==> design/flow/design.v <==
module reuleaux(input logic clk, input logic rst_n, input logic [2:0] colour,
                input logic [7:0] centre_x, input logic [6:0] centre_y, input logic [7:0] diameter,
                input logic start, output logic done,
                output logic [7:0] vga_x, output logic [6:0] vga_y,
                output logic [2:0] vga_colour, output logic vga_plot);
     logic [7:0] offset_y;
     logic load_offset_y;
     logic reset_offset_y;
     logic [7:0] offset_x;
     logic load_offset_x;
     logic reset_offset_x;
     logic signed [9:0] crit;
     logic load_crit_a;
     logic load_crit_b;
     logic reset_crit;
     logic [7:0] c_x3;                                       
     assign c_x3 = centre_x;
     logic [6:0] c_y3;                                       
     logic [50:0] c_y3_temp;
     assign c_y3_temp = (centre_y - ((diameter * 30'b100010011010011010101001111101) / 30'b111011100110101100101000000000));
    logic [50:0] c_y3_temp_2;
    assign c_y3_temp_2 = c_y3_temp[50] ? -c_y3_temp : c_y3_temp;
     assign c_y3 = c_y3_temp_2[6:0];
     logic [7:0] c_x1;                                       
     assign c_x1 = (centre_x + diameter/8'b00000010);
     logic [6:0] c_y1;                                       
     logic [50:0] c_y1_temp; 
     assign c_y1_temp = (centre_y + ((diameter * 30'b010001001101001101010100111110) / 30'b111011100110101100101000000000));
     assign c_y1 = c_y1_temp[6:0];
     logic [7:0] c_x2;                                       
     logic [50:0] c_x2_temp;
     logic [50:0] c_x2_temp_2;
     assign c_x2_temp = (centre_x - diameter/8'b00000010);
     assign c_x2_temp_2 = c_x2_temp[50] ? -c_x2_temp : c_x2_temp;
     assign c_x2 = c_x2_temp_2[7:0];
     logic [6:0] c_y2;                                       
     logic [50:0] c_y2_temp;
     assign c_y2_temp = (centre_y + ((diameter * 30'b010001001101001101010100111110) / 30'b111011100110101100101000000000));
     assign c_y2 = c_y2_temp[6:0];
     register_r_offset_y rroy(clk, start, offset_y, load_offset_y, reset_offset_y);
     register_r_offset_x rrox(clk, start, offset_x, load_offset_x, diameter, reset_offset_x);
     register_r_crit rrc(clk, start, crit, load_crit_a, load_crit_b, offset_y, offset_x, diameter, reset_crit);
     logic [5:0] state;
     statemachine_mooremachine_r smr(clk, start, offset_y, offset_x, crit, state);
     statemachine_combinational_r scr(state, offset_y, offset_x, colour,
                                       load_offset_y, load_offset_x, 
                                       load_crit_a, load_crit_b,
                                        vga_x, vga_y, vga_colour, vga_plot, done,
                                        c_x1, c_y1,
                                        c_x2, c_y2,
                                        c_x3, c_y3,
                                        reset_crit,
                                        reset_offset_x,
                                        reset_offset_y, c_y3_temp, c_x2_temp);
endmodule
module register_r_offset_y(input logic clk, input logic start,              
            output logic [7:0] offset_y, input logic load_offset_y, input logic reset_offset_y);
            always_ff @(posedge clk) begin
            if (start == 1'b0 || reset_offset_y == 1'b1)
                offset_y <= 8'b00000000;
            else if (load_offset_y == 1'b1)
                offset_y <= offset_y + 8'b00000001;
            else
                offset_y <= offset_y;
        end
endmodule
module register_r_offset_x(input logic clk, input logic start,              
            output logic [7:0] offset_x, input logic load_offset_x, input logic [7:0] diameter,
            input logic reset_offset_x);
            always_ff @(posedge clk) begin
            if (start == 1'b0 || reset_offset_x == 1'b1)
                offset_x <= diameter;
            else if (load_offset_x == 1'b1)
                offset_x <= offset_x - 8'b00000001;
            else
                offset_x <= offset_x;
        end
endmodule
module register_r_crit(input logic clk, 
                                input logic start, 
                                output logic [9:0] crit, 
                                input logic load_crit_a, 
                                input logic load_crit_b, 
                                input logic [7:0] offset_y, 
                                input logic [7:0] offset_x,
                                input logic [7:0] diameter,
                                input logic reset_crit);
          always_ff @(posedge clk) begin
            if (start == 1'b0 || reset_crit == 1'b1)
                crit <= (8'b00000001 - diameter);
            else if (load_crit_a == 1'b1)
                crit <= (crit + 8'b00000010 * offset_y + 1);
            else if (load_crit_b == 1'b1)
                crit <= (crit + 8'b00000010 * (offset_y - offset_x) + 8'b00000001);
            else
                crit <= crit;
        end        
endmodule
module statemachine_mooremachine_r(input logic clk, input logic start, 
                                   input logic [7:0] offset_y, input logic [7:0] offset_x, 
                                   input logic [9:0] crit, 
                                   output logic [5:0] state);
    logic [5:0] present_state;
    always @(posedge clk) begin
        if (start == 1'b0) begin  
            present_state = 6'b000000;
        end else begin
            case(present_state)
             6'b000000: present_state = 6'b000001;
             6'b000001: if (offset_y <= offset_x)
                            present_state = 6'b000010;
                            else
                            present_state = 6'b101100;
             6'b000010: present_state = 6'b000011;
             6'b000011: present_state = 6'b000100;
             6'b000100: present_state = 6'b000101;
             6'b000101: present_state = 6'b000110;
             6'b000110: present_state = 6'b000111;
             6'b000111: present_state = 6'b001000;
             6'b001000: present_state = 6'b001001;
             6'b001001: present_state = 6'b001010;
             6'b001010: present_state = 6'b001011;
             6'b001011: if (crit[9] == 1'b1)
                            present_state = 6'b001100;
                            else
                            present_state = 6'b001101;
             6'b001100: present_state = 6'b000001;
             6'b001101: present_state = 6'b001110;
             6'b001110: present_state = 6'b000001;
             6'b101100: present_state = 6'b001111;
             6'b001111: if (offset_y <= offset_x)
                            present_state = 6'b010000;
                            else
                            present_state = 6'b101101;
             6'b010000: present_state = 6'b010001;
             6'b010001: present_state = 6'b010010;
             6'b010010: present_state = 6'b010011;
             6'b010011: present_state = 6'b010100;
             6'b010100: present_state = 6'b010101;
             6'b010101: present_state = 6'b010110;
             6'b010110: present_state = 6'b010111;
             6'b010111: present_state = 6'b011000;
             6'b011000: present_state = 6'b011001;
             6'b011001: if (crit[9] == 1'b1)
                            present_state = 6'b011010;
                            else
                            present_state = 6'b011011;
             6'b011010: present_state = 6'b001111;
             6'b011011: present_state = 6'b011100;
             6'b011100: present_state = 6'b001111;
             6'b101101: present_state = 6'b011101;
             6'b011101: if (offset_y <= offset_x)
                            present_state = 6'b011110;
                            else
                            present_state = 6'b101011;
             6'b011110: present_state = 6'b011111;
             6'b011111: present_state = 6'b100000;
             6'b100000: present_state = 6'b100001;
             6'b100001: present_state = 6'b100010;
             6'b100010: present_state = 6'b100011;
             6'b100011: present_state = 6'b100100;
             6'b100100: present_state = 6'b100101;
             6'b100101: present_state = 6'b100110;
             6'b100110: present_state = 6'b100111;
             6'b100111: if (crit[9] == 1'b1)
                            present_state = 6'b101000;
                            else
                            present_state = 6'b101001;
             6'b101000: present_state = 6'b011101;
             6'b101001: present_state = 6'b101010;
             6'b101010: present_state = 6'b011101;
             6'b101011: present_state = 6'b101011;
            default: present_state = 4'bxxxx;
            endcase
        end
        state = present_state;
    end
endmodule
module statemachine_combinational_r(input logic [5:0] state, 
                                    input logic [7:0] offset_y, 
                                    input logic [7:0] offset_x,
                                    input logic [2:0] colour,
                                    output logic load_offset_y, 
                                    output logic load_offset_x, 
                                    output logic load_crit_a,
                                    output logic load_crit_b,
                                    output logic [7:0] vga_x, 
                                    output logic [6:0] vga_y, 
                                    output logic [2:0] vga_colour, 
                                    output logic vga_plot, 
                                    output logic done,
                                    input logic [7:0] c_x1, input logic [6:0] c_y1,
                                    input logic [7:0] c_x2, input logic [6:0] c_y2,
                                    input logic [7:0] c_x3, input logic [6:0] c_y3,
                                    output logic reset_crit,
                                    output logic reset_offset_x,
                                    output logic reset_offset_y,
                                    input logic [50:0] c_y3_temp,
                                    input logic [50:0] c_x2_temp);
     always @(state or offset_y or offset_x or c_x1 or c_y1 or 
                                               c_x2 or c_y2 or 
                                               c_x3 or c_y3 or colour or c_y3_temp or c_x2_temp) begin
        case(state)
        6'b000000: begin
                load_offset_y <=    1'b0;
                load_offset_x <=    1'b0;
                load_crit_a <=      1'b0;
                load_crit_b <=      1'b0;
                vga_x <=            8'b00000000;
                vga_y <=            7'b0000000;
                vga_colour <=       3'b000;
                vga_plot <=         1'b0;
                reset_crit <=       1'b0;
                reset_offset_x <=   1'b0;
                reset_offset_y <=   1'b0;
                done <= 1'b0;
            end
            6'b000001: begin
                load_offset_y <=    1'b0;
                load_offset_x <=    1'b0;
                load_crit_a <=      1'b0;
                load_crit_b <=      1'b0;
                vga_x <=            8'b00000000;
                vga_y <=            7'b0000000;
                vga_colour <=       3'b000;
                vga_plot <=         1'b0; 
                reset_crit <=       1'b0;
                reset_offset_x <=   1'b0;
                reset_offset_y <=   1'b0;
                done <= 1'b0;
            end
            6'b000010: begin
                load_offset_y <=    1'b0;
                load_offset_x <=    1'b0;
                load_crit_a <=      1'b0;
                load_crit_b <=      1'b0;
                if (c_y3_temp[50] == 1'b1) begin
                    vga_x <=            c_x3 + offset_x;
                    vga_y <=            c_y3 + offset_y - (2 * c_y3);
                    if ((c_x3 + offset_x) > 159 || (c_y3 + offset_y - (2 * c_y3)) > 119) begin
                        vga_colour <=       colour;
                        vga_plot <=         1'b0; 
                    end else if ((c_y3 + offset_y - (2 * c_y3)) <= c_y1 ) begin
                        vga_colour <=       colour;
                        vga_plot <=         1'b0; 
                    end
                    else begin
                        vga_colour <=       colour;
                        vga_plot <=         1'b1; 
                    end
                end else begin
                    vga_x <=            c_x3 + offset_x;
                    vga_y <=            c_y3 + offset_y;
                    if ((c_x3 + offset_x) > 159 || (c_y3 + offset_y) > 119) begin
                        vga_colour <=       colour;
                        vga_plot <=         1'b0; 
                    end else if ((c_y3 + offset_y) <= c_y1) begin
                        vga_colour <=       colour;
                        vga_plot <=         1'b0; 
                    end
                    else begin
                        vga_colour <=       colour;
                        vga_plot <=         1'b1; 
                    end
                end
                reset_crit <=       1'b0;
                reset_offset_x <=   1'b0;
                reset_offset_y <=   1'b0;
                done <= 1'b0;
            end
            6'b000011: begin
                load_offset_y <=    1'b0;
                load_offset_x <=    1'b0;
                load_crit_a <=      1'b0;
                load_crit_b <=      1'b0;
                if (c_y3_temp[50] == 1'b1) begin
                    vga_x <=            c_x3 + offset_y;
                    vga_y <=            c_y3 + offset_x[6:0] - (2 * c_y3);
                    if ((c_x3 + offset_y) > 159 || (c_y3 + offset_x - (2 * c_y3)) > 119) begin
                        vga_colour <=       colour;
                        vga_plot <=         1'b0; 
                    end else if ((c_y3 + offset_x - (2 * c_y3)) <= c_y1) begin
                        vga_colour <=       colour;
                        vga_plot <=         1'b0; 
                    end
                    else begin
                        vga_colour <=       colour;
                        vga_plot <=         1'b1; 
                    end
                end else begin
                    vga_x <=            c_x3 + offset_y;
                    vga_y <=            c_y3 + offset_x[6:0];
                    if ((c_x3 + offset_y) > 159 || (c_y3 + offset_x) > 119) begin
                        vga_colour <=       colour;
                        vga_plot <=         1'b0; 
                    end else if ((c_y3 + offset_x) <= c_y1) begin
                        vga_colour <=       colour;
                        vga_plot <=         1'b0; 
                    end
                    else begin
                        vga_colour <=       colour;
                        vga_plot <=         1'b1; 
                    end
                end
                reset_crit <=       1'b0;
                reset_offset_x <=   1'b0;
                reset_offset_y <=   1'b0;
                done <= 1'b0;
            end
            6'b000100: begin
                load_offset_y <=    1'b0;
                load_offset_x <=    1'b0;
                load_crit_a <=      1'b0;
                load_crit_b <=      1'b0;
                if (c_y3_temp[50] == 1'b1) begin
                    vga_x <=            c_x3 - offset_x;
                    vga_y <=            c_y3 + offset_y - (2 * c_y3);
                    if ((c_x3 - offset_x) > 159 || (c_y3 + offset_y - (2 * c_y3)) > 119) begin
                        vga_colour <=       colour;
                        vga_plot <=         1'b0; 
                    end else if ((c_y3 + offset_y - (2 * c_y3)) <= c_y1) begin
                        vga_colour <=       colour;
                        vga_plot <=         1'b0; 
                    end
                    else begin
                        vga_colour <=       colour;
                        vga_plot <=         1'b1; 
                    end 
                    end else begin
                    vga_x <=            c_x3 - offset_x;
                    vga_y <=            c_y3 + offset_y;
                    if ((c_x3 - offset_x) > 159 || (c_y3 + offset_y) > 119) begin
                        vga_colour <=       colour;
                        vga_plot <=         1'b0; 
                    end else if ((c_y3 + offset_y) <= c_y1) begin
                        vga_colour <=       colour;
                        vga_plot <=         1'b0; 
                    end
                    else begin
                        vga_colour <=       colour;
                        vga_plot <=         1'b1; 
                    end 
                end
                reset_crit <=       1'b0;
                reset_offset_x <=   1'b0;
                reset_offset_y <=   1'b0;
                done <= 1'b0;
            end
            6'b000101: begin
                load_offset_y <=    1'b0;
                load_offset_x <=    1'b0;
                load_crit_a <=      1'b0;
                load_crit_b <=      1'b0;
                if (c_y3_temp[50] == 1'b1) begin
                    vga_x <=            c_x3 - offset_y;
                    vga_y <=            c_y3 + offset_x[6:0] - (2 * c_y3);
                    if ((c_x3 - offset_y) > 159 || (c_y3 + offset_x - (2 * c_y3)) > 119) begin
                        vga_colour <=       colour;
                        vga_plot <=         1'b0; 
                    end else if ((c_y3 + offset_x - (2 * c_y3)) <= c_y1) begin
                        vga_colour <=       colour;
                        vga_plot <=         1'b0; 
                    end
                    else begin
                        vga_colour <=       colour;
                        vga_plot <=         1'b1; 
                end 
                end else begin
                    vga_x <=            c_x3 - offset_y;
                    vga_y <=            c_y3 + offset_x[6:0];
                    if ((c_x3 - offset_y) > 159 || (c_y3 + offset_x) > 119) begin
                        vga_colour <=       colour;
                        vga_plot <=         1'b0; 
                    end else if ((c_y3 + offset_x) <= c_y1) begin
                        vga_colour <=       colour;
                        vga_plot <=         1'b0; 
                    end
                    else begin
                        vga_colour <=       colour;
                        vga_plot <=         1'b1; 
                end 
                end
                reset_crit <=       1'b0;
                reset_offset_x <=   1'b0;
                reset_offset_y <=   1'b0;
                done <= 1'b0;
            end
            6'b000110: begin
                load_offset_y <=    1'b0;
                load_offset_x <=    1'b0;
                load_crit_a <=      1'b0;
                load_crit_b <=      1'b0; 
                if (c_y3_temp[50] == 1'b1) begin
                    vga_x <=            c_x3 - offset_x;
                    vga_y <=            c_y3 - offset_y - (2 * c_y3);
                    if ((c_x3 - offset_x) > 159 || (c_y3 - offset_y - (2 * c_y3)) > 119) begin
                        vga_colour <=       colour;
                        vga_plot <=         1'b0; 
                    end else if ((c_y3 - offset_y - (2 * c_y3)) <= c_y1) begin
                        vga_colour <=       colour;
                        vga_plot <=         1'b0; 
                    end
                    else begin
                        vga_colour <=       colour;
                    vga_plot <=         1'b1; 
                end
                end else begin
                    vga_x <=            c_x3 - offset_x;
                    vga_y <=            c_y3 - offset_y;
                    if ((c_x3 - offset_x) > 159 || (c_y3 - offset_y) > 119) begin
                        vga_colour <=       colour;
                        vga_plot <=         1'b0; 
                    end else if ((c_y3 - offset_y) <= c_y1) begin
                        vga_colour <=       colour;
                        vga_plot <=         1'b0; 
                    end
                    else begin
                        vga_colour <=       colour;
                    vga_plot <=         1'b1; 
                end
                end
                reset_crit <=       1'b0;
                reset_offset_x <=   1'b0;
                reset_offset_y <=   1'b0;
                done <= 1'b0;
            end
            6'b000111: begin
                load_offset_y <=    1'b0;
                load_offset_x <=    1'b0;
                load_crit_a <=      1'b0;
                load_crit_b <=      1'b0;
                if (c_y3_temp[50] == 1'b1) begin
                    vga_x <=            c_x3 - offset_y;
                    vga_y <=            c_y3 - offset_x[6:0] - (2 * c_y3);
                    if ((c_x3 - offset_y) > 159 || (c_y3 - offset_x - (2 * c_y3)) > 119) begin
                        vga_colour <=       colour;
                        vga_plot <=         1'b0; 
                    end else if ((c_y3 - offset_x - (2 * c_y3)) <= c_y1) begin
                        vga_colour <=       colour;
                        vga_plot <=         1'b0; 
                    end
                    else begin
                        vga_colour <=       colour;
                        vga_plot <=         1'b1; 
                end
                end else begin
                    vga_x <=            c_x3 - offset_y;
                    vga_y <=            c_y3 - offset_x[6:0];
                    if ((c_x3 - offset_y) > 159 || (c_y3 - offset_x) > 119) begin
                        vga_colour <=       colour;
                        vga_plot <=         1'b0; 
                    end else if ((c_y3 - offset_x) <= c_y1) begin
                        vga_colour <=       colour;
                        vga_plot <=         1'b0; 
                    end
                    else begin
                        vga_colour <=       colour;
                        vga_plot <=         1'b1; 
                end
                end
                reset_crit <=       1'b0;
                reset_offset_x <=   1'b0;
                reset_offset_y <=   1'b0;
                done <= 1'b0;
            end
            6'b001000: begin
                load_offset_y <=    1'b0;
                load_offset_x <=    1'b0;
                load_crit_a <=      1'b0;
                load_crit_b <=      1'b0;
                if (c_y3_temp[50] == 1'b1) begin
                    vga_x <=            c_x3 + offset_x;
                    vga_y <=            c_y3 - offset_y - (2 * c_y3);
                    if ((c_x3 + offset_x) > 159 || (c_y3 - offset_y - (2 * c_y3)) > 119) begin
                        vga_colour <=       colour;
                        vga_plot <=         1'b0; 
                    end else if ((c_y3 - offset_y - (2 * c_y3)) <= c_y1) begin
                        vga_colour <=       colour;
                        vga_plot <=         1'b0; 
                    end
                    else begin
                        vga_colour <=       colour;
                        vga_plot <=         1'b1; 
                    end
                end else begin
                    vga_x <=            c_x3 + offset_x;
                    vga_y <=            c_y3 - offset_y;
                    if ((c_x3 + offset_x) > 159 || (c_y3 - offset_y) > 119) begin
                        vga_colour <=       colour;
                        vga_plot <=         1'b0; 
                    end else if ((c_y3 - offset_y) <= c_y1) begin
                        vga_colour <=       colour;
                        vga_plot <=         1'b0; 
                    end
                    else begin
                        vga_colour <=       colour;
                        vga_plot <=         1'b1; 
                    end
                end
                reset_crit <=       1'b0;
                reset_offset_x <=   1'b0;
                reset_offset_y <=   1'b0;
                done <= 1'b0;
            end
            6'b001001: begin
                load_offset_y <=    1'b0;
                load_offset_x <=    1'b0;
                load_crit_a <=      1'b0;
                load_crit_b <=      1'b0;
                if (c_y3_temp[50] == 1'b1) begin
                    vga_x <=            c_x3 + offset_y;
                    vga_y <=            c_y3 - offset_x[6:0] - (2 * c_y3);
                    if ((c_x3 + offset_y) > 159 || (c_y3 - offset_x - (2 * c_y3)) > 119) begin
                        vga_colour <=       colour;
                        vga_plot <=         1'b0; 
                    end else if ((c_y3 - offset_x - (2 * c_y3)) <= c_y1) begin
                        vga_colour <=       colour;
                        vga_plot <=         1'b0; 
                    end
                    else begin
                        vga_colour <=       colour;
                        vga_plot <=         1'b1; 
                    end  
                end else begin
                    vga_x <=            c_x3 + offset_y;
                    vga_y <=            c_y3 - offset_x[6:0];
                    if ((c_x3 + offset_y) > 159 || (c_y3 - offset_x) > 119) begin
                        vga_colour <=       colour;
                        vga_plot <=         1'b0; 
                    end else if ((c_y3 - offset_x) <= c_y1) begin
                        vga_colour <=       colour;
                        vga_plot <=         1'b0; 
                    end
                    else begin
                        vga_colour <=       colour;
                        vga_plot <=         1'b1; 
                    end 
                end
                reset_crit <=       1'b0;
                reset_offset_x <=   1'b0;
                reset_offset_y <=   1'b0;
                done <= 1'b0;
            end
            6'b001010: begin
                load_offset_y <=    1'b1;
                load_offset_x <=    1'b0;
                load_crit_a <=      1'b0;
                load_crit_b <=      1'b0;
                vga_x <=            8'b00000000;
                vga_y <=            7'b0000000;
                vga_colour <=       3'b000;
                vga_plot <=         1'b0; 
                reset_crit <=       1'b0;
                reset_offset_x <=   1'b0;
                reset_offset_y <=   1'b0;
                done <= 1'b0;
            end
            6'b001011: begin
                load_offset_y <=    1'b0;
                load_offset_x <=    1'b0;
                load_crit_a <=      1'b0;
                load_crit_b <=      1'b0;
                vga_x <=            8'b00000000;
                vga_y <=            7'b0000000;
                vga_colour <=       3'b000;
                vga_plot <=         1'b0; 
                reset_crit <=       1'b0;
                reset_offset_x <=   1'b0;
                reset_offset_y <=   1'b0;
                done <= 1'b0;
            end
            6'b001100: begin
                load_offset_y <=    1'b0;
                load_offset_x <=    1'b0;
                load_crit_a <=      1'b1;
                load_crit_b <=      1'b0;
                vga_x <=            8'b00000000;
                vga_y <=            7'b0000000;
                vga_colour <=       3'b000;
                vga_plot <=         1'b0; 
                reset_crit <=       1'b0;
                reset_offset_x <=   1'b0;
                reset_offset_y <=   1'b0;
                done <= 1'b0;
            end
            6'b001101: begin
                load_offset_y <=    1'b0;
                load_offset_x <=    1'b1;
                load_crit_a <=      1'b0;
                load_crit_b <=      1'b0;
                vga_x <=            8'b00000000;
                vga_y <=            7'b0000000;
                vga_colour <=       3'b000;
                vga_plot <=         1'b0; 
                reset_crit <=       1'b0;
                reset_offset_x <=   1'b0;
                reset_offset_y <=   1'b0;
                done <= 1'b0;
            end
            6'b001110: begin
                load_offset_y <=    1'b0;
                load_offset_x <=    1'b0;
                load_crit_a <=      1'b0;
                load_crit_b <=      1'b1;
                vga_x <=            8'b00000000;
                vga_y <=            7'b0000000;
                vga_colour <=       3'b000;
                vga_plot <=         1'b0; 
                reset_crit <=       1'b0;
                reset_offset_x <=   1'b0;
                reset_offset_y <=   1'b0;
                done <= 1'b0;
            end
            6'b101100: begin
                load_offset_y <=    1'b0;
                load_offset_x <=    1'b0;
                load_crit_a <=      1'b0;
                load_crit_b <=      1'b0;
                vga_x <=            8'b00000000;
                vga_y <=            7'b0000000;
                vga_colour <=       3'b000;
                vga_plot <=         1'b0; 
                reset_crit <=       1'b1;
                reset_offset_x <=   1'b1;
                reset_offset_y <=   1'b1;
                done <= 1'b0;
            end
            6'b001111: begin
                load_offset_y <=    1'b0;
                load_offset_x <=    1'b0;
                load_crit_a <=      1'b0;
                load_crit_b <=      1'b0;
                vga_x <=            8'b00000000;
                vga_y <=            7'b0000000;
                vga_colour <=       3'b000;
                vga_plot <=         1'b0; 
                reset_crit <=       1'b0;
                reset_offset_x <=   1'b0;
                reset_offset_y <=   1'b0;
                done <= 1'b0;
            end
            6'b010000: begin
                load_offset_y <=    1'b0;
                load_offset_x <=    1'b0;
                load_crit_a <=      1'b0;
                load_crit_b <=      1'b0;
                vga_x <=            c_x1 + offset_x;
                vga_y <=            c_y1 + offset_y;
                if ((c_x1 + offset_x) > 159 || (c_y1 + offset_y) > 119) begin
                    vga_colour <=       colour;
                    vga_plot <=         1'b0; 
                end else if ((c_x1 + offset_x) > c_x3) begin
                    vga_colour <=       colour;
                    vga_plot <=         1'b0; 
                end else if ((c_y1 + offset_y) > c_y1) begin
                    vga_colour <=       colour;
                    vga_plot <=         1'b0; 
                end
                else begin
                    vga_colour <=       colour;
                    vga_plot <=         1'b1; 
                end
                reset_crit <=       1'b0;
                reset_offset_x <=   1'b0;
                reset_offset_y <=   1'b0;
                done <= 1'b0;
            end
            6'b010001: begin
                load_offset_y <=    1'b0;
                load_offset_x <=    1'b0;
                load_crit_a <=      1'b0;
                load_crit_b <=      1'b0;
                vga_x <=            c_x1 + offset_y;
                vga_y <=            c_y1 + offset_x;
                if ((c_x1 + offset_y) > 159 || (c_y1 + offset_x) > 119) begin
                    vga_colour <=       colour;
                    vga_plot <=         1'b0; 
                end else if ((c_x1 + offset_y) > c_x3) begin
                    vga_colour <=       colour;
                    vga_plot <=         1'b0; 
                end else if ((c_y1 + offset_x) > c_y1) begin
                    vga_colour <=       colour;
                    vga_plot <=         1'b0; 
                end
                else begin
                    vga_colour <=       colour;
                    vga_plot <=         1'b1; 
                end
                reset_crit <=       1'b0;
                reset_offset_x <=   1'b0;
                reset_offset_y <=   1'b0;
                done <= 1'b0;
            end
            6'b010010: begin
                load_offset_y <=    1'b0;
                load_offset_x <=    1'b0;
                load_crit_a <=      1'b0;
                load_crit_b <=      1'b0;
                vga_x <=            c_x1 - offset_x;
                vga_y <=            c_y1 + offset_y;
                if ((c_x1 - offset_x) > 159 || (c_y1 + offset_y) > 119) begin
                    vga_colour <=       colour;
                    vga_plot <=         1'b0; 
                end else if ((c_x1 - offset_x) > c_x3) begin
                    vga_colour <=       colour;
                    vga_plot <=         1'b0; 
                end else if ((c_y1 + offset_y) > c_y1) begin
                    vga_colour <=       colour;
                    vga_plot <=         1'b0; 
                end
                else begin
                    vga_colour <=       colour;
                    vga_plot <=         1'b1; 
                end 
                reset_crit <=       1'b0;
                reset_offset_x <=   1'b0;
                reset_offset_y <=   1'b0;
                done <= 1'b0;
            end
            6'b010011: begin
                load_offset_y <=    1'b0;
                load_offset_x <=    1'b0;
                load_crit_a <=      1'b0;
                load_crit_b <=      1'b0;
                vga_x <=            c_x1 - offset_y;
                vga_y <=            c_y1 + offset_x;
                if ((c_x1 - offset_y) > 159 || (c_y1 + offset_x) > 119) begin
                    vga_colour <=       colour;
                    vga_plot <=         1'b0; 
                end else if ((c_x1 - offset_y) > c_x3) begin
                    vga_colour <=       colour;
                    vga_plot <=         1'b0; 
                end else if ((c_y1 + offset_x) > c_y1) begin
                    vga_colour <=       colour;
                    vga_plot <=         1'b0; 
                end
                else begin
                    vga_colour <=       colour;
                    vga_plot <=         1'b1; 
                end 
                reset_crit <=       1'b0;
                reset_offset_x <=   1'b0;
                reset_offset_y <=   1'b0;
                done <= 1'b0;
            end
            6'b010100: begin
                load_offset_y <=    1'b0;
                load_offset_x <=    1'b0;
                load_crit_a <=      1'b0;
                load_crit_b <=      1'b0;
                vga_x <=            c_x1 - offset_x;
                vga_y <=            c_y1 - offset_y;
                if ((c_x1 - offset_x) > 159 || (c_y1 - offset_y) > 119) begin
                    vga_colour <=       colour;
                    vga_plot <=         1'b0; 
                end else if ((c_x1 - offset_x) > c_x3) begin
                    vga_colour <=       colour;
                    vga_plot <=         1'b0; 
                end else if ((c_y1 - offset_y) > c_y1) begin
                    vga_colour <=       colour;
                    vga_plot <=         1'b0; 
                end
                else begin
                    vga_colour <=       colour;
                    vga_plot <=         1'b1; 
                end 
                reset_crit <=       1'b0;
                reset_offset_x <=   1'b0;
                reset_offset_y <=   1'b0;
                done <= 1'b0;
            end
            6'b010101: begin
                load_offset_y <=    1'b0;
                load_offset_x <=    1'b0;
                load_crit_a <=      1'b0;
                load_crit_b <=      1'b0;
                vga_x <=            c_x1 - offset_y;
                vga_y <=            c_y1 - offset_x;
                if ((c_x1 - offset_y) > 159 || (c_y1 - offset_x) > 119) begin
                    vga_colour <=       colour;
                    vga_plot <=         1'b0; 
                end else if ((c_x1 - offset_y) > c_x3) begin
                    vga_colour <=       colour;
                    vga_plot <=         1'b0; 
                end else if ((c_y1 - offset_x) > c_y1) begin
                    vga_colour <=       colour;
                    vga_plot <=         1'b0; 
                end
                else begin
                    vga_colour <=       colour;
                    vga_plot <=         1'b1; 
                end
                reset_crit <=       1'b0;
                reset_offset_x <=   1'b0;
                reset_offset_y <=   1'b0;
                done <= 1'b0;
            end
            6'b010110: begin
                load_offset_y <=    1'b0;
                load_offset_x <=    1'b0;
                load_crit_a <=      1'b0;
                load_crit_b <=      1'b0;
                vga_x <=            c_x1 + offset_x;
                vga_y <=            c_y1 - offset_y;
                if ((c_x1 + offset_x) > 159 || (c_y1 - offset_y) > 119) begin
                    vga_colour <=       colour;
                    vga_plot <=         1'b0; 
                end else if ((c_x1 + offset_x) > c_x3) begin
                    vga_colour <=       colour;
                    vga_plot <=         1'b0; 
                end else if ((c_y1 - offset_y) > c_y1) begin
                    vga_colour <=       colour;
                    vga_plot <=         1'b0; 
                end
                else begin
                    vga_colour <=       colour;
                    vga_plot <=         1'b1; 
                end
                reset_crit <=       1'b0;
                reset_offset_x <=   1'b0;
                reset_offset_y <=   1'b0;
                done <= 1'b0;
            end
            6'b010111: begin
                load_offset_y <=    1'b0;
                load_offset_x <=    1'b0;
                load_crit_a <=      1'b0;
                load_crit_b <=      1'b0;
                vga_x <=            c_x1 + offset_y;
                vga_y <=            c_y1 - offset_x;
                if ((c_x1 + offset_y) > 159 || (c_y1 - offset_x) > 119) begin
                    vga_colour <=       colour;
                    vga_plot <=         1'b0; 
                end else if ((c_x1 + offset_y) > c_x3) begin
                    vga_colour <=       colour;
                    vga_plot <=         1'b0; 
                end else if ((c_y1 - offset_x) > c_y1) begin
                    vga_colour <=       colour;
                    vga_plot <=         1'b0; 
                end
                else begin
                    vga_colour <=       colour;
                    vga_plot <=         1'b1; 
                end 
                reset_crit <=       1'b0;
                reset_offset_x <=   1'b0;
                reset_offset_y <=   1'b0;
                done <= 1'b0;
            end
            6'b011000: begin
                load_offset_y <=    1'b1;
                load_offset_x <=    1'b0;
                load_crit_a <=      1'b0;
                load_crit_b <=      1'b0;
                vga_x <=            8'b00000000;
                vga_y <=            7'b0000000;
                vga_colour <=       3'b000;
                vga_plot <=         1'b0; 
                reset_crit <=       1'b0;
                reset_offset_x <=   1'b0;
                reset_offset_y <=   1'b0;
                done <= 1'b0;
            end
            6'b011001: begin
                load_offset_y <=    1'b0;
                load_offset_x <=    1'b0;
                load_crit_a <=      1'b0;
                load_crit_b <=      1'b0;
                vga_x <=            8'b00000000;
                vga_y <=            7'b0000000;
                vga_colour <=       3'b000;
                vga_plot <=         1'b0; 
                reset_crit <=       1'b0;
                reset_offset_x <=   1'b0;
                reset_offset_y <=   1'b0;
                done <= 1'b0;
            end
            6'b011010: begin
                load_offset_y <=    1'b0;
                load_offset_x <=    1'b0;
                load_crit_a <=      1'b1;
                load_crit_b <=      1'b0;
                vga_x <=            8'b00000000;
                vga_y <=            7'b0000000;
                vga_colour <=       3'b000;
                vga_plot <=         1'b0; 
                reset_crit <=       1'b0;
                reset_offset_x <=   1'b0;
                reset_offset_y <=   1'b0;
                done <= 1'b0;
            end
            6'b011011: begin
                load_offset_y <=    1'b0;
                load_offset_x <=    1'b1;
                load_crit_a <=      1'b0;
                load_crit_b <=      1'b0;
                vga_x <=            8'b00000000;
                vga_y <=            7'b0000000;
                vga_colour <=       3'b000;
                vga_plot <=         1'b0; 
                reset_crit <=       1'b0;
                reset_offset_x <=   1'b0;
                reset_offset_y <=   1'b0;
                done <= 1'b0;
            end
            6'b011100: begin
                load_offset_y <=    1'b0;
                load_offset_x <=    1'b0;
                load_crit_a <=      1'b0;
                load_crit_b <=      1'b1;
                vga_x <=            8'b00000000;
                vga_y <=            7'b0000000;
                vga_colour <=       3'b000;
                vga_plot <=         1'b0; 
                reset_crit <=       1'b0;
                reset_offset_x <=   1'b0;
                reset_offset_y <=   1'b0;
                done <= 1'b0;
            end
            6'b101101: begin
                load_offset_y <=    1'b0;
                load_offset_x <=    1'b0;
                load_crit_a <=      1'b0;
                load_crit_b <=      1'b0;
                vga_x <=            8'b00000000;
                vga_y <=            7'b0000000;
                vga_colour <=       3'b000;
                vga_plot <=         1'b0; 
                reset_crit <=       1'b1;
                reset_offset_x <=   1'b1;
                reset_offset_y <=   1'b1;
                done <= 1'b0;
            end
            6'b011101: begin
                load_offset_y <=    1'b0;
                load_offset_x <=    1'b0;
                load_crit_a <=      1'b0;
                load_crit_b <=      1'b0;
                vga_x <=            8'b00000000;
                vga_y <=            7'b0000000;
                vga_colour <=       3'b000;
                vga_plot <=         1'b0; 
                reset_crit <=       1'b0;
                reset_offset_x <=   1'b0;
                reset_offset_y <=   1'b0;
                done <= 1'b0;
            end
            6'b011110: begin
                load_offset_y <=    1'b0;
                load_offset_x <=    1'b0;
                load_crit_a <=      1'b0;
                load_crit_b <=      1'b0;
                if (c_x2_temp[50] == 1'b1) begin
                    vga_x <=            c_x2 + offset_x - (2 * c_x2);
                    vga_y <=            c_y2 + offset_y;
                    if ((c_x2 + offset_x - (2 * c_x2)) > 159 || (c_y2 + offset_y) > 119) begin
                        vga_colour <=       colour;
                        vga_plot <=         1'b0; 
                    end else if ((c_x2 + offset_x - (2 * c_x2)) < c_x3) begin
                        vga_colour <=       colour;
                        vga_plot <=         1'b0; 
                    end else if ((c_y2 + offset_y) > c_y1) begin
                        vga_colour <=       colour;
                        vga_plot <=         1'b0; 
                    end
                    else begin
                        vga_colour <=       colour;
                        vga_plot <=         1'b1; 
                    end
                end else begin
                    vga_x <=            c_x2 + offset_x;
                    vga_y <=            c_y2 + offset_y;
                    if ((c_x2 + offset_x) > 159 || (c_y2 + offset_y) > 119) begin
                        vga_colour <=       colour;
                        vga_plot <=         1'b0; 
                    end else if ((c_x2 + offset_x) < c_x3) begin
                        vga_colour <=       colour;
                        vga_plot <=         1'b0; 
                    end else if ((c_y2 + offset_y) > c_y1) begin
                        vga_colour <=       colour;
                        vga_plot <=         1'b0; 
                    end
                    else begin
                        vga_colour <=       colour;
                        vga_plot <=         1'b1; 
                    end
                end
                reset_crit <=       1'b0;
                reset_offset_x <=   1'b0;
                reset_offset_y <=   1'b0;
                done <= 1'b0;
            end
            6'b011111: begin
                load_offset_y <=    1'b0;
                load_offset_x <=    1'b0;
                load_crit_a <=      1'b0;
                load_crit_b <=      1'b0;
                if (c_x2_temp[50] == 1'b1) begin
                    vga_x <=            c_x2 + offset_y - (2 * c_x2);
                    vga_y <=            c_y2 + offset_x;
                    if ((c_x2 + offset_y - (2 * c_x2)) > 159 || (c_y2 + offset_x) > 119) begin
                        vga_colour <=       colour;
                        vga_plot <=         1'b0; 
                    end else if ((c_x2 + offset_y - (2 * c_x2)) < c_x3) begin
                        vga_colour <=       colour;
                        vga_plot <=         1'b0; 
                    end else if ((c_y2 + offset_x) > c_y1) begin
                        vga_colour <=       colour;
                        vga_plot <=         1'b0; 
                    end
                    else begin
                        vga_colour <=       colour;
                        vga_plot <=         1'b1; 
                    end
                end else begin
                    vga_x <=            c_x2 + offset_y;
                    vga_y <=            c_y2 + offset_x;
                    if ((c_x2 + offset_y) > 159 || (c_y2 + offset_x) > 119) begin
                        vga_colour <=       colour;
                        vga_plot <=         1'b0; 
                    end else if ((c_x2 + offset_y) < c_x3) begin
                        vga_colour <=       colour;
                        vga_plot <=         1'b0; 
                    end else if ((c_y2 + offset_x) > c_y1) begin
                        vga_colour <=       colour;
                        vga_plot <=         1'b0; 
                    end
                    else begin
                        vga_colour <=       colour;
                        vga_plot <=         1'b1; 
                    end
                end
                reset_crit <=       1'b0;
                reset_offset_x <=   1'b0;
                reset_offset_y <=   1'b0;
                done <= 1'b0;
            end
            6'b100000: begin
                load_offset_y <=    1'b0;
                load_offset_x <=    1'b0;
                load_crit_a <=      1'b0;
                load_crit_b <=      1'b0;
                if (c_x2_temp[50] == 1'b1) begin
                    vga_x <=            c_x2 - offset_x - (2 * c_x2);
                    vga_y <=            c_y2 + offset_y;
                    if ((c_x2 - offset_x - (2 * c_x2)) > 159 || (c_y2 + offset_y) > 119) begin
                        vga_colour <=       colour;
                        vga_plot <=         1'b0; 
                    end else if ((c_x2 - offset_x - (2 * c_x2)) < c_x3) begin
                        vga_colour <=       colour;
                        vga_plot <=         1'b0; 
                    end else if ((c_y2 + offset_y) > c_y1) begin
                        vga_colour <=       colour;
                        vga_plot <=         1'b0; 
                    end
                    else begin
                        vga_colour <=       colour;
                        vga_plot <=         1'b1; 
                    end 
                end else begin
                    vga_x <=            c_x2 - offset_x;
                    vga_y <=            c_y2 + offset_y;
                    if ((c_x2 - offset_x) > 159 || (c_y2 + offset_y) > 119) begin
                        vga_colour <=       colour;
                        vga_plot <=         1'b0; 
                    end else if ((c_x2 - offset_x) < c_x3) begin
                        vga_colour <=       colour;
                        vga_plot <=         1'b0; 
                    end else if ((c_y2 + offset_y) > c_y1) begin
                        vga_colour <=       colour;
                        vga_plot <=         1'b0; 
                    end
                    else begin
                        vga_colour <=       colour;
                        vga_plot <=         1'b1; 
                    end 
                end
                reset_crit <=       1'b0;
                reset_offset_x <=   1'b0;
                reset_offset_y <=   1'b0;
                done <= 1'b0;
            end
            6'b100001: begin
                load_offset_y <=    1'b0;
                load_offset_x <=    1'b0;
                load_crit_a <=      1'b0;
                load_crit_b <=      1'b0;
                if (c_x2_temp[50] == 1'b1) begin
                    vga_x <=            c_x2 - offset_y - (2 * c_x2);
                    vga_y <=            c_y2 + offset_x;
                    if ((c_x2 - offset_y - (2 * c_x2)) > 159 || (c_y2 + offset_x) > 119) begin
                        vga_colour <=       colour;
                        vga_plot <=         1'b0; 
                    end else if ((c_x2 - offset_y - (2 * c_x2)) < c_x3) begin
                        vga_colour <=       colour;
                        vga_plot <=         1'b0; 
                    end else if ((c_y2 + offset_x) > c_y1) begin
                        vga_colour <=       colour;
                        vga_plot <=         1'b0; 
                    end
                    else begin
                        vga_colour <=       colour;
                        vga_plot <=         1'b1; 
                    end
                end else begin
                    vga_x <=            c_x2 - offset_y;
                    vga_y <=            c_y2 + offset_x;
                    if ((c_x2 - offset_y) > 159 || (c_y2 + offset_x) > 119) begin
                        vga_colour <=       colour;
                        vga_plot <=         1'b0; 
                    end else if ((c_x2 - offset_y) < c_x3) begin
                        vga_colour <=       colour;
                        vga_plot <=         1'b0; 
                    end else if ((c_y2 + offset_x) > c_y1) begin
                        vga_colour <=       colour;
                        vga_plot <=         1'b0; 
                    end
                    else begin
                        vga_colour <=       colour;
                        vga_plot <=         1'b1; 
                    end 
                end
                reset_crit <=       1'b0;
                reset_offset_x <=   1'b0;
                reset_offset_y <=   1'b0;
                done <= 1'b0;
            end
            6'b100010: begin
                load_offset_y <=    1'b0;
                load_offset_x <=    1'b0;
                load_crit_a <=      1'b0;
                load_crit_b <=      1'b0;
                if (c_x2_temp[50] == 1'b1) begin
                    vga_x <=            c_x2 - offset_x - (2 * c_x2);
                    vga_y <=            c_y2 - offset_y;
                    if ((c_x2 - offset_x - (2 * c_x2)) > 159 || (c_y2 - offset_y) > 119) begin
                        vga_colour <=       colour;
                        vga_plot <=         1'b0; 
                    end else if ((c_x2 - offset_x - (2 * c_x2)) < c_x3) begin
                        vga_colour <=       colour;
                        vga_plot <=         1'b0; 
                    end else if ((c_y2 - offset_y) > c_y1) begin
                        vga_colour <=       colour;
                        vga_plot <=         1'b0; 
                    end
                    else begin
                        vga_colour <=       colour;
                        vga_plot <=         1'b1; 
                    end 
                end else begin
                    vga_x <=            c_x2 - offset_x;
                    vga_y <=            c_y2 - offset_y;
                    if ((c_x2 - offset_x) > 159 || (c_y2 - offset_y) > 119) begin
                        vga_colour <=       colour;
                        vga_plot <=         1'b0; 
                    end else if ((c_x2 - offset_x) < c_x3) begin
                        vga_colour <=       colour;
                        vga_plot <=         1'b0; 
                    end else if ((c_y2 - offset_y) > c_y1) begin
                        vga_colour <=       colour;
                        vga_plot <=         1'b0; 
                    end
                    else begin
                        vga_colour <=       colour;
                        vga_plot <=         1'b1; 
                    end 
                end
                reset_crit <=       1'b0;
                reset_offset_x <=   1'b0;
                reset_offset_y <=   1'b0;
                done <= 1'b0;
            end
            6'b100011: begin
                load_offset_y <=    1'b0;
                load_offset_x <=    1'b0;
                load_crit_a <=      1'b0;
                load_crit_b <=      1'b0;
                if (c_x2_temp[50] == 1'b1) begin
                    vga_x <=            c_x2 - offset_y - (2 * c_x2);
                    vga_y <=            c_y2 - offset_x;
                    if ((c_x2 - offset_y - (2 * c_x2)) > 159 || (c_y2 - offset_x) > 119) begin
                        vga_colour <=       colour;
                        vga_plot <=         1'b0; 
                    end else if ((c_x2 - offset_y - (2 * c_x2)) < c_x3) begin
                        vga_colour <=       colour;
                        vga_plot <=         1'b0; 
                    end else if ((c_y2 - offset_x) > c_y1) begin
                        vga_colour <=       colour;
                        vga_plot <=         1'b0; 
                    end
                    else begin
                        vga_colour <=       colour;
                        vga_plot <=         1'b1; 
                    end
                end else begin
                    vga_x <=            c_x2 - offset_y;
                    vga_y <=            c_y2 - offset_x;
                    if ((c_x2 - offset_y) > 159 || (c_y2 - offset_x) > 119) begin
                        vga_colour <=       colour;
                        vga_plot <=         1'b0; 
                    end else if ((c_x2 - offset_y) < c_x3) begin
                        vga_colour <=       colour;
                        vga_plot <=         1'b0; 
                    end else if ((c_y2 - offset_x) > c_y1) begin
                        vga_colour <=       colour;
                        vga_plot <=         1'b0; 
                    end
                    else begin
                        vga_colour <=       colour;
                        vga_plot <=         1'b1; 
                    end
                end
                reset_crit <=       1'b0;
                reset_offset_x <=   1'b0;
                reset_offset_y <=   1'b0;
                done <= 1'b0;
            end
            6'b100100: begin
                load_offset_y <=    1'b0;
                load_offset_x <=    1'b0;
                load_crit_a <=      1'b0;
                load_crit_b <=      1'b0;
                if (c_x2_temp[50] == 1'b1) begin
                    vga_x <=            c_x2 + offset_x - (2 * c_x2);
                    vga_y <=            c_y2 - offset_y;
                    if ((c_x2 + offset_x - (2 * c_x2)) > 159 || (c_y2 - offset_y) > 119) begin
                        vga_colour <=       colour;
                        vga_plot <=         1'b0; 
                    end else if ((c_x2 + offset_x - (2 * c_x2)) < c_x3) begin
                        vga_colour <=       colour;
                        vga_plot <=         1'b0; 
                    end else if ((c_y2 - offset_y) > c_y1) begin
                        vga_colour <=       colour;
                        vga_plot <=         1'b0; 
                    end
                    else begin
                        vga_colour <=       colour;
                        vga_plot <=         1'b1; 
                    end
                end else begin
                    vga_x <=            c_x2 + offset_x;
                    vga_y <=            c_y2 - offset_y;
                    if ((c_x2 + offset_x) > 159 || (c_y2 - offset_y) > 119) begin
                        vga_colour <=       colour;
                        vga_plot <=         1'b0; 
                    end else if ((c_x2 + offset_x) < c_x3) begin
                        vga_colour <=       colour;
                        vga_plot <=         1'b0; 
                    end else if ((c_y2 - offset_y) > c_y1) begin
                        vga_colour <=       colour;
                        vga_plot <=         1'b0; 
                    end
                    else begin
                        vga_colour <=       colour;
                        vga_plot <=         1'b1; 
                    end
                end
                reset_crit <=       1'b0;
                reset_offset_x <=   1'b0;
                reset_offset_y <=   1'b0;
                done <= 1'b0;
            end
            6'b100101: begin
                load_offset_y <=    1'b0;
                load_offset_x <=    1'b0;
                load_crit_a <=      1'b0;
                load_crit_b <=      1'b0;
                if (c_x2_temp[50] == 1'b1) begin
                    vga_x <=            c_x2 + offset_y - (2 * c_x2);
                    vga_y <=            c_y2 - offset_x;
                    if ((c_x2 + offset_y - (2 * c_x2)) > 159 || (c_y2 - offset_x) > 119) begin
                        vga_colour <=       colour;
                        vga_plot <=         1'b0; 
                    end else if ((c_x2 + offset_y - (2 * c_x2)) < c_x3) begin
                        vga_colour <=       colour;
                        vga_plot <=         1'b0; 
                    end else if ((c_y2 - offset_x) > c_y1) begin
                        vga_colour <=       colour;
                        vga_plot <=         1'b0; 
                    end
                    else begin
                        vga_colour <=       colour;
                        vga_plot <=         1'b1; 
                    end 
                end else begin
                    vga_x <=            c_x2 + offset_y;
                    vga_y <=            c_y2 - offset_x;
                    if ((c_x2 + offset_y) > 159 || (c_y2 - offset_x) > 119) begin
                        vga_colour <=       colour;
                        vga_plot <=         1'b0; 
                    end else if ((c_x2 + offset_y) < c_x3) begin
                        vga_colour <=       colour;
                        vga_plot <=         1'b0; 
                    end else if ((c_y2 - offset_x) > c_y1) begin
                        vga_colour <=       colour;
                        vga_plot <=         1'b0; 
                    end
                    else begin
                        vga_colour <=       colour;
                        vga_plot <=         1'b1; 
                    end 
                end
                reset_crit <=       1'b0;
                reset_offset_x <=   1'b0;
                reset_offset_y <=   1'b0;
                done <= 1'b0;
            end
            6'b100110: begin
                load_offset_y <=    1'b1;
                load_offset_x <=    1'b0;
                load_crit_a <=      1'b0;
                load_crit_b <=      1'b0;
                vga_x <=            8'b00000000;
                vga_y <=            7'b0000000;
                vga_colour <=       3'b000;
                vga_plot <=         1'b0; 
                reset_crit <=       1'b0;
                reset_offset_x <=   1'b0;
                reset_offset_y <=   1'b0;
                done <= 1'b0;
            end
            6'b100111: begin
                load_offset_y <=    1'b0;
                load_offset_x <=    1'b0;
                load_crit_a <=      1'b0;
                load_crit_b <=      1'b0;
                vga_x <=            8'b00000000;
                vga_y <=            7'b0000000;
                vga_colour <=       3'b000;
                vga_plot <=         1'b0; 
                reset_crit <=       1'b0;
                reset_offset_x <=   1'b0;
                reset_offset_y <=   1'b0;
                done <= 1'b0;
            end
            6'b101000: begin
                load_offset_y <=    1'b0;
                load_offset_x <=    1'b0;
                load_crit_a <=      1'b1;
                load_crit_b <=      1'b0;
                vga_x <=            8'b00000000;
                vga_y <=            7'b0000000;
                vga_colour <=       3'b000;
                vga_plot <=         1'b0; 
                reset_crit <=       1'b0;
                reset_offset_x <=   1'b0;
                reset_offset_y <=   1'b0;
                done <= 1'b0;
            end
            6'b101001: begin
                load_offset_y <=    1'b0;
                load_offset_x <=    1'b1;
                load_crit_a <=      1'b0;
                load_crit_b <=      1'b0;
                vga_x <=            8'b00000000;
                vga_y <=            7'b0000000;
                vga_colour <=       3'b000;
                vga_plot <=         1'b0; 
                reset_crit <=       1'b0;
                reset_offset_x <=   1'b0;
                reset_offset_y <=   1'b0;
                done <= 1'b0;
            end
            6'b101010: begin
                load_offset_y <=    1'b0;
                load_offset_x <=    1'b0;
                load_crit_a <=      1'b0;
                load_crit_b <=      1'b1;
                vga_x <=            8'b00000000;
                vga_y <=            7'b0000000;
                vga_colour <=       3'b000;
                vga_plot <=         1'b0; 
                reset_crit <=       1'b0;
                reset_offset_x <=   1'b0;
                reset_offset_y <=   1'b0;
                done <= 1'b0;
            end
            6'b101011: begin
                load_offset_y <=    1'b0;
                load_offset_x <=    1'b0;
                load_crit_a <=      1'b0;
                load_crit_b <=      1'b0;
                vga_x <=            8'b00000000;
                vga_y <=            7'b0000000;
                vga_colour <=       3'b000;
                vga_plot <=         1'b0; 
                reset_crit <=       1'b0;
                reset_offset_x <=   1'b0;
                reset_offset_y <=   1'b0;
                done <= 1'b1;
            end
            default: begin
                load_offset_y <=    1'bx;
                load_offset_x <=    1'bx;
                load_crit_a <=      1'bx;
                load_crit_b <=      1'bx;
                vga_x <=            8'bxxxxxxxx;
                vga_y <=            7'bxxxxxxx;
                vga_colour <=       3'bxxx;
                vga_plot <=         1'bx; 
                reset_crit <=       1'bx;
                reset_offset_x <=   1'bx;
                reset_offset_y <=   1'bx;
                done <= 1'bx;
            end
        endcase
    end
endmodule
==> design/flow/run.sh <==
#!/bin/bash
# the make line also repeats each setting of config.mk as NAME=value (left out here)
make -C /OpenROAD-flow-scripts/flow DESIGN_CONFIG=/design/flow/config.mk WORK_HOME=/design/flow/orfs CLKGATE_MAP_FILE= finish
==> design/flow/config.mk <==
export PLATFORM = sky130hd
export DESIGN_NAME = reuleaux
export DESIGN_NICKNAME = reuleaux
export VERILOG_FILES = /design/flow/design.v
export SDC_FILE = /design/flow/constraint.sdc
export NUM_CORES = 4
export LEC_CHECK = 0
export ABC_AREA = 1
export CAP_MARGIN = 20
export CELL_PAD_IN_SITES_DETAIL_PLACEMENT = 1
export CELL_PAD_IN_SITES_GLOBAL_PLACEMENT = 1
export CORE_ASPECT_RATIO = 1.98
export CORE_MARGIN = 2
export CORE_UTILIZATION = 70
export CTS_CLUSTER_SIZE = 25
export GPL_ROUTABILITY_DRIVEN = 0
export MAX_ROUTING_LAYER = met4
export SLEW_MARGIN = 15
==> design/flow/constraint.sdc <==
create_clock -name core_clock -period 40.0 [get_ports {clk}]
set_input_delay 8.0000 -clock core_clock [delete_from_list [all_inputs] [get_ports {clk}]]
set_output_delay 8.0000 -clock core_clock [all_outputs]
set_load 0.01 [all_outputs]
==> impl_metrics.toml, run 1 <==
# implementation run metrics
[run_status]
status = "did not finish"
haltStage = "global placement without I/O"
firstError = "[ERROR GPL-0301] Utilization 114.029 % exceeds 100%."

[logic_synthesis]
synth-edff-count = 18
synth.cell_area_mm2 = 0.03884
syn_inst = 6665
yosysTopAreaCell = "ha_1"
syn_area_per_cell_um2 = 5.828
adder_share = 0.2416
floorplan.nets = 7384
yosysSeqAreaShare = 0.02113
ys_cells = 6665
yosysUniqueCellTypes = 77
xor_share = 0.07528
ys_ff = 32
synthAoiAreaFrac = 0.1468
synthTopCellsByArea = "ha_1 19%, nand2_1 18%, inv_1 10%"
yosys_area_mm2 = 0.03884
flop_cell = "edfxtp_1"
mux_share = 0.0002577
topCombFamilyByArea = "simple AND/OR/NAND/NOR gates"
top_cells_by_count = "1841 x nand2_1, 1083 x inv_1, 616 x nor2_1, 590 x ha_1, 515 x nand3_1"
yosys.cell_count.top_type = "nand2_1"
simple_gate_share = 0.3880
top_area_frac = 0.1900
ys_async_sr_fraction = 0
synth_warnings = 5

[floorplan]
chipArea_mm2 = 0.05750
core_area_mm2 = 0.05496
fp-row-count = 121
die_y_um = 335.5
initCoreUtil = 0.7068
die_w_um = 171.4
==> run 2, diff against run 1 <==
- ABC_AREA: 1 -> not set
- CELL_PAD_IN_SITES_DETAIL_PLACEMENT: 1 -> not set
- CELL_PAD_IN_SITES_GLOBAL_PLACEMENT: 1 -> not set
- CORE_ASPECT_RATIO: 1.98 -> not set
- CTS_CLUSTER_DIAMETER: not set -> 206
- CTS_CLUSTER_SIZE: 25 -> 98
- GPL_ROUTABILITY_DRIVEN: 0 -> not set
- MAX_ROUTING_LAYER: met4 -> not set
- SLEW_MARGIN: 15 -> 20
- clock period: 40.0 -> 47.8 ns (I/O delays scaled with it)
==> run 2 against run 1 <==
Now clean on timing, DRC and antenna. Synthesized cell count decreased by 26%. Die size decreased by 8.3%. Synthesized area decreased by 8.3%.
==> impl_metrics.toml, run 2 <==
# implementation run metrics
[placement]
place_area_mm2 = 0.03673
gp_congestion = 1.058
place_hpwl_um = 94930
place_ws_ns = 3.078
io_buffer_count = 47

[min_path]
hold_path_class = "reg2reg"
min_from = "rrox.offset_x[0]"
worstHoldPathCells = 1
hold_end = "rrox.offset_x[0]"

[timing]
fmax_mhz = 22.08
finalCritPeriodShare = 0.9474
drv_slew = 0
tightest_slew_ns = 1.150
finalCriticalPeriod_ns = 45.28
fin_worst_skew_ns = 0.01331
setup_ws_ns = 2.515
rsz0062_at_grt = "no"
setup_tns_ns = 0
finalHoldViolCount = 0
setup_viol = 0
slew_headroom = 0.2263

[clocking]
clkSlewWorstSetupHoldPaths_ns = 0.06
postCtsResizedCells = 0
cts_max_level = 2
cts_tree = "built"
cts_buffers = 5
cts_setup_buffers = 0
cts.path.max_buffers = 2
cts_sinks = 32
clock_latency_ns = 0.30
cts-root-buf = "clkbuf_16"
postCtsHoldBufs = 0

[logic_synthesis]
top_cells_by_count = "590 x ha_1, 516 x nor2_1, 423 x a21oi_1, 339 x inv_1, 320 x nand2_1"
yosys.cell_count.top_type = "ha_1"
ys_ff = 32
syn_inst = 4946
yosysTopAreaCell = "ha_1"
ys_async_sr_fraction = 0
top_area_frac = 0.2072
xor_share = 0.1216
yosysUniqueCellTypes = 134
synth_warnings = 5
yosysSeqAreaShare = 0.02303
topCombFamilyByArea = "AND-OR/OR-AND gates"
synthTopCellsByArea = "ha_1 21%, xnor2_1 7.6%, a21oi_1 5.9%"
yosys_area_mm2 = 0.03563
floorplan.nets = 5665
synth.cell_area_mm2 = 0.03563
adder_share = 0.2645
ys_cells = 4946
syn_area_per_cell_um2 = 7.205
mux_share = 0.01833
flop_cell = "edfxtp_1"
synthAoiAreaFrac = 0.2927
synth-edff-count = 18
simple_gate_share = 0.2219

[setup_path]
crit_buf_inv = 12
crit_slowest_cell = "o41ai_1"
cp_top_family = "AND-OR/OR-AND gates"
cp_slowest_stage_delay_ns = 0.95
r2r_cells = 18
crit_cells = 90
start_kind = "primary input"
r2r_start = "rroy.offset_y[0]"
r2r-end = "rrc.crit[9]"
arrival_ns = 35.72
path_max_fanout = 36
endpoint = "vga_plot"
crit_type = "in2out"
cp-startpoint = "diameter[5]"
end_kind = "output pin"
worstPathRequired_ns = 38.24
r2r_setup_slack_ns = 43.52

[floorplan]
chipArea_mm2 = 0.05273
core_area_mm2 = 0.05017
initCoreUtil = 0.7103
ios = 49
die_y_um = 229.6
fp-row-count = 82
die_w_um = 229.6

[global_route]
grt_usage = 0.4365
use_met1 = 0.5389
grt_pass1_wl_um = 189000
first_global_vias = 35850
grt_max_degree = 44
grtUsageMet2 = 0.7144
antenna_found_initial = 0
busiest_layer = "met2"
met3_usage = 0.06922
globalRouteOverflowTotal = 0

[route]
vias_per_cell = 6.813
drt_iter0_drc = 4136
drc = 0
drt-total-wl_um = 118200
first_pass_iters = 9
num_antenna_cells = 0
antenna_left = 0
wl_per_cell_um = 21.16
vias = 38060

[run_status]
status = "complete, no violations"

[layout]
syn_to_final_growth_pct = 3.504
final_core_util = 0.7351
fin_nets = 5633
final_cell_area_mm2 = 0.03688

[job]
openroad.warnings = 137
drv_cap = 0
## run 2: layer usage
layer  wire, um  share of wire  vias up
met5          0              0        -
met4       8665          0.073        0
met3      11000          0.093      516
met2      51920           0.44     1986
met1      46630           0.39    17580
li1           -              -    17980
## run 2: area by class of cell
type / count / area (um^2)
tap: 672 / 840.8
clock buffer: 5 / 125.1
clock inverter: 3 / 23.77
fill: 4276 / 13290
sequential: 32 / 820.8
timing repair buffer: 115 / 980.9
inverter: 348 / 1314
multi-input combinational: 4412 / 32780
## run 2: per-stage QoR
| step | hold slack [ns] | cells |
|---|---|---|
| finish | 0.7861 | 5587 |
| floorplan | 0.6493 | 4946 |
| CTS | 0.7683 | 5587 |
| detailed placement | 0.7528 | 5579 |
| global route | 0.8085 | 5587 |
| global placement | 0.7387 | 5579 |
==> run 3, diff against run 2 <==
- ABC_AREA: not set -> 1
- CAP_MARGIN: 20 -> 0
- CORE_ASPECT_RATIO: not set -> 0.5
- CORE_UTILIZATION: 70 -> 71
- CTS_CLUSTER_DIAMETER: 206 -> 216
- CTS_CLUSTER_SIZE: 98 -> 43
- clock period: 47.8 -> 25.7 ns (I/O delays scaled with it)
==> run 3 against run 2 <==
The flow now stops in global routing. Die size increased by 7.6%. Synthesized cell count grew 35%. Synthesized area grew 9.0%.
==> impl_metrics.toml, run 3 <==
# implementation run metrics
[run_status]
status = "did not finish"
haltStage = "global routing"
firstError = "[ERROR GRT-0116] Global routing finished with congestion. Check the congestion regions in the DRC Viewer."

[logic_synthesis]
yosys.cell_count.top_type = "nand2_1"
yosys_area_mm2 = 0.03884
topCombFamilyByArea = "simple AND/OR/NAND/NOR gates"
synth-edff-count = 18
yosysTopAreaCell = "ha_1"
flop_cell = "edfxtp_1"
mux_share = 0.0002577
synth.cell_area_mm2 = 0.03884
ys_cells = 6665
adder_share = 0.2416
xor_share = 0.07528
floorplan.nets = 7384
yosysSeqAreaShare = 0.02113
syn_inst = 6665
synthAoiAreaFrac = 0.1468
ys_async_sr_fraction = 0
top_area_frac = 0.1900
top_cells_by_count = "1841 x nand2_1, 1083 x inv_1, 616 x nor2_1, 590 x ha_1, 515 x nand3_1"
synthTopCellsByArea = "ha_1 19%, nand2_1 18%, inv_1 10%"
ys_ff = 32
yosysUniqueCellTypes = 77
simple_gate_share = 0.3880
syn_area_per_cell_um2 = 5.828
synth_warnings = 5

[global_route]
globalRouteOverflowTotal = 1602
grt_usage = 0.9423

[placement]
place_area_mm2 = 0.04948
place_hpwl_um = 134100
gp_congestion = 1.211
io_buffer_count = 47

[floorplan]
die_y_um = 169.4
ios = 49
chipArea_mm2 = 0.05671
initCoreUtil = 0.7207
core_area_mm2 = 0.05390
fp-row-count = 60
die_w_um = 334.8

[clocking]
cts-root-buf = "clkbuf_16"
cts_max_level = 2
cts.path.max_buffers = 2
cts_buffers = 5
cts_sinks = 32
-- run 3: metrics by stage --
stage | instances | setup TNS (ns) | utilization | setup slack [ns]
floorplan | 6665 | 0 | - | 0.008663
global placement | 8633 | -7.362 | 0.9179 | -2.423
detailed placement | 8633 | -13.88 | 0.9179 | -3.560
CTS | 8690 | -2.303 | 0.9469 | -1.588
-- run 3: what timing repair did --
action	in CTS
setup endpoints to repair	7
setup buffers	41
endpoints found under the hold margin	0
resized	268
cloned	8
hold buffers	0
pin swaps	115
-- run 3: per-layer routing --
metal | overflow | GRT usage
met2 | 872 | 1.064
met1 | 173 | 0.8951
met4 | 387 | 0.9711
met3 | 166 | 0.8745
met5 | 4 | 0.7387
==> run 4, diff against run 3 <==
- CAP_MARGIN: 0 -> 20
- CORE_ASPECT_RATIO: 0.5 -> not set
- CORE_UTILIZATION: 71 -> 70
- CTS_CLUSTER_DIAMETER: 216 -> 206
- CTS_CLUSTER_SIZE: 43 -> 98
- HOLD_SLACK_MARGIN: not set -> -0.07
- PLACE_DENSITY: not set -> 0.37
- TNS_END_PERCENT: not set -> 15
- clock period: 25.7 -> 22.0 ns (I/O delays scaled with it)
==> run 4 against run 3 <==
The run again fails in global routing. Synthesized cell count did not move. Die size grew 1.2%. Synthesized area is the same.
==> impl_metrics.toml, run 4 <==
# implementation run metrics
[run_status]
firstError = "[ERROR GRT-0116] Global routing finished with congestion. Check the congestion regions in the DRC Viewer."
haltStage = "global routing"
status = "did not finish"

[logic_synthesis]
synth_warnings = 5
topCombFamilyByArea = "simple AND/OR/NAND/NOR gates"
top_area_frac = 0.1900
simple_gate_share = 0.3880
synthTopCellsByArea = "ha_1 19%, nand2_1 18%, inv_1 10%"
xor_share = 0.07528
ys_async_sr_fraction = 0
yosys_area_mm2 = 0.03884
mux_share = 0.0002577
synth-edff-count = 18
yosysUniqueCellTypes = 77
synthAoiAreaFrac = 0.1468
flop_cell = "edfxtp_1"
ys_ff = 32
ys_cells = 6665
yosys.cell_count.top_type = "nand2_1"
adder_share = 0.2416
syn_area_per_cell_um2 = 5.828
yosysSeqAreaShare = 0.02113
floorplan.nets = 7384
synth.cell_area_mm2 = 0.03884
top_cells_by_count = "1841 x nand2_1, 1083 x inv_1, 616 x nor2_1, 590 x ha_1, 515 x nand3_1"
yosysTopAreaCell = "ha_1"
syn_inst = 6665

[placement]
place_ws_ns = -4.682
io_buffer_count = 47
place_hpwl_um = 132200
gp_congestion = 1.194
placed_cells_incl_taps = 8705

[clocking]
cts_max_level = 2
cts.path.max_buffers = 2
cts_buffers = 5
cts_sinks = 32
cts-root-buf = "clkbuf_16"

[floorplan]
die_y_um = 239.6
initCoreUtil = 0.7065
fp-row-count = 86
core_area_mm2 = 0.05499
die_w_um = 239.6
ios = 49
chipArea_mm2 = 0.05739

[global_route]
globalRouteOverflowTotal = 1550
grt_usage = 0.9287
-- run 4: timing repair --
action	in CTS
pin swaps	109
setup endpoints to repair	8
gates cloned	17
hold buffers	0
resized	245
buffers inserted	56
-- run 4: per-stage QoR --
stage                     cell area (um^2)
after global placement               50160
after detailed placement             50160
after CTS                            51840
after floorplan                      39370
-- run 4: per-layer routing --
metal	overflow	track usage
met2	892	1.060
met5	18	0.6641
met1	126	0.8792
met4	389	0.9866
met3	125	0.8376
